run A:
## mem32
module mem32 (
    input Clk,                
    input rst,              
    input wr,         
    input rd,            
    input [3:0] in_add,      
    input [31:0] Data_in_32,  
    output reg [31:0] Data_out_32,  
    output reg valid
);
Size: ~2000 cells after synthesis, ~73 I/O pins, ~13000 sq um of cells after synthesis.
==> flow/config.mk <==
export PLATFORM = sky130hd
export DESIGN_NAME = mem32
export DESIGN_NICKNAME = mem32
export VERILOG_FILES = /design/flow/design.v
export SDC_FILE = /design/flow/constraint.sdc
export NUM_CORES = 4
export LEC_CHECK = 0
export ABC_AREA = 1
export CAP_MARGIN = 5
export CELL_PAD_IN_SITES_GLOBAL_PLACEMENT = 1
export CORE_ASPECT_RATIO = 1.5
export CORE_MARGIN = 2
export CORE_UTILIZATION = 21
export CTS_CLUSTER_DIAMETER = 79
export CTS_CLUSTER_SIZE = 30
export GPL_TIMING_DRIVEN = 0
export HOLD_SLACK_MARGIN = 0.03
export MAX_ROUTING_LAYER = met5
export MIN_ROUTING_LAYER = met2
export PLACE_DENSITY_LB_ADDON = 0.07
export SLEW_MARGIN = 20
export TNS_END_PERCENT = 95
==> flow/constraint.sdc <==
create_clock -name core_clock -period 3.59 [get_ports {Clk}]
set_input_delay 0.7180 -clock core_clock [delete_from_list [all_inputs] [get_ports {Clk}]]
set_output_delay 0.7180 -clock core_clock [all_outputs]
set_load 0.01 [all_outputs]
run.sh (not shown) runs the stock make flow with config.mk's settings and CLKGATE_MAP_FILE=.
Run A: flow complete, layout not clean; failing: negative setup slack
What run B does differently from run A at the input level:
- ABC_AREA removed (was 1)
- HOLD_SLACK_MARGIN changed from 0.03 to 0.29
- CTS_CLUSTER_SIZE removed (was 30)
- CAP_MARGIN changed from 5 to 20
- PLACE_DENSITY_LB_ADDON removed (was 0.07)
- CORE_UTILIZATION changed from 21 to 65
- GPL_TIMING_DRIVEN removed (was 0)
- CORE_ASPECT_RATIO removed (was 1.5)
- CELL_PAD_IN_SITES_GLOBAL_PLACEMENT removed (was 1)
- SETUP_SLACK_MARGIN newly set to -0.15
- TNS_END_PERCENT changed from 95 to 5
- MAX_ROUTING_LAYER removed (was met5)
- MIN_ROUTING_LAYER removed (was met2)
- CTS_CLUSTER_DIAMETER removed (was 79)
- the clock period (ns, I/O delays scaled along) changed from 3.59 to 2.46
==> results <==
- Among run A and run B, the run that stopped before the end is run B, and it is the only one.
- Run B never completed; the flow aborted with a tool error in 5_1_grt.
- Compared with run A, run B shows a number of buffers inserted by port buffering that is 11 higher.
- Compared with run A, in run B cell area reported after detailed placement shows an increase of 2800 sq um; fraction of registers with async set or reset after synthesis did not really move; yosys synthesis chip area went up 6.0%; global placer's final weighted congestion moved up; floorplan net count shrank by about 19%.
- Taking run A as the reference, in run B synthesized area per cell went up, worst setup timing slack at the placement stage went up, distinct cell type count after synthesis went up, gate count after technology mapping went down.
- Die outline width in run B vs run A: down 28%
The following lists how run C was set up differently from run B:
- removing HOLD_SLACK_MARGIN (formerly 0.29)
- removing SETUP_SLACK_MARGIN (formerly -0.15)
- setting CORE_ASPECT_RATIO to 1.39 for the first time
- changing CAP_MARGIN from 20 to 5
- changing CORE_UTILIZATION from 65 to 21
- setting MIN_ROUTING_LAYER to met2 for the first time
- setting CTS_CLUSTER_SIZE to 30 for the first time
- removing TNS_END_PERCENT (formerly 5)
- setting PLACE_DENSITY_LB_ADDON to 0.07 for the first time
- changing the clock period (ns, I/O delays scaled along) from 2.46 to 3.59
Notes after the runs:
Run C ended with less post-placement cell area than run B. Die span in x in run C is 72 um above run B. On weighted congestion at the end of routability-driven global placement: between run C and run B, it ends up higher for run B. | floorplan core density | higher: run B |. Compared with run B, post-placement cell count in run C increased by more than 10%. Run C ended with more die size than run B. Compared to run B, run C has die height 100% higher. Post-cts repair resize count, run C and run B: smaller value in run C. Reported for run C and run B, number of buffers on the longest clock path turned out identical to the last digit. Per the final summary, run C finished and its layout is clean on timing, DRC and antenna.
diff inputs: run C => run D
- a deleted MIN_ROUTING_LAYER that had been met2
- a deleted PLACE_DENSITY_LB_ADDON that had been 0.07
- a change of CAP_MARGIN from 5 to 20
- a change of CORE_UTILIZATION from 21 to 40
- a deleted CORE_ASPECT_RATIO that had been 1.39
- a deleted CTS_CLUSTER_SIZE that had been 30
- a change of the clock period (ns, I/O delays scaled along) from 3.59 to 4.06
==> results <==
Overall die area ends up higher on run C.
Cell area after placement for run D: 9.1% down relative to run C
Compared with run C, in run D worst setup slack higher; number of detailed-route iterations in the first pass lower; detailed-route via count lower.
Between run C and run D, the number of antenna cells inserted is higher for run C.
Compared to run C, run D has first-pass GRT wire length 21% lower.
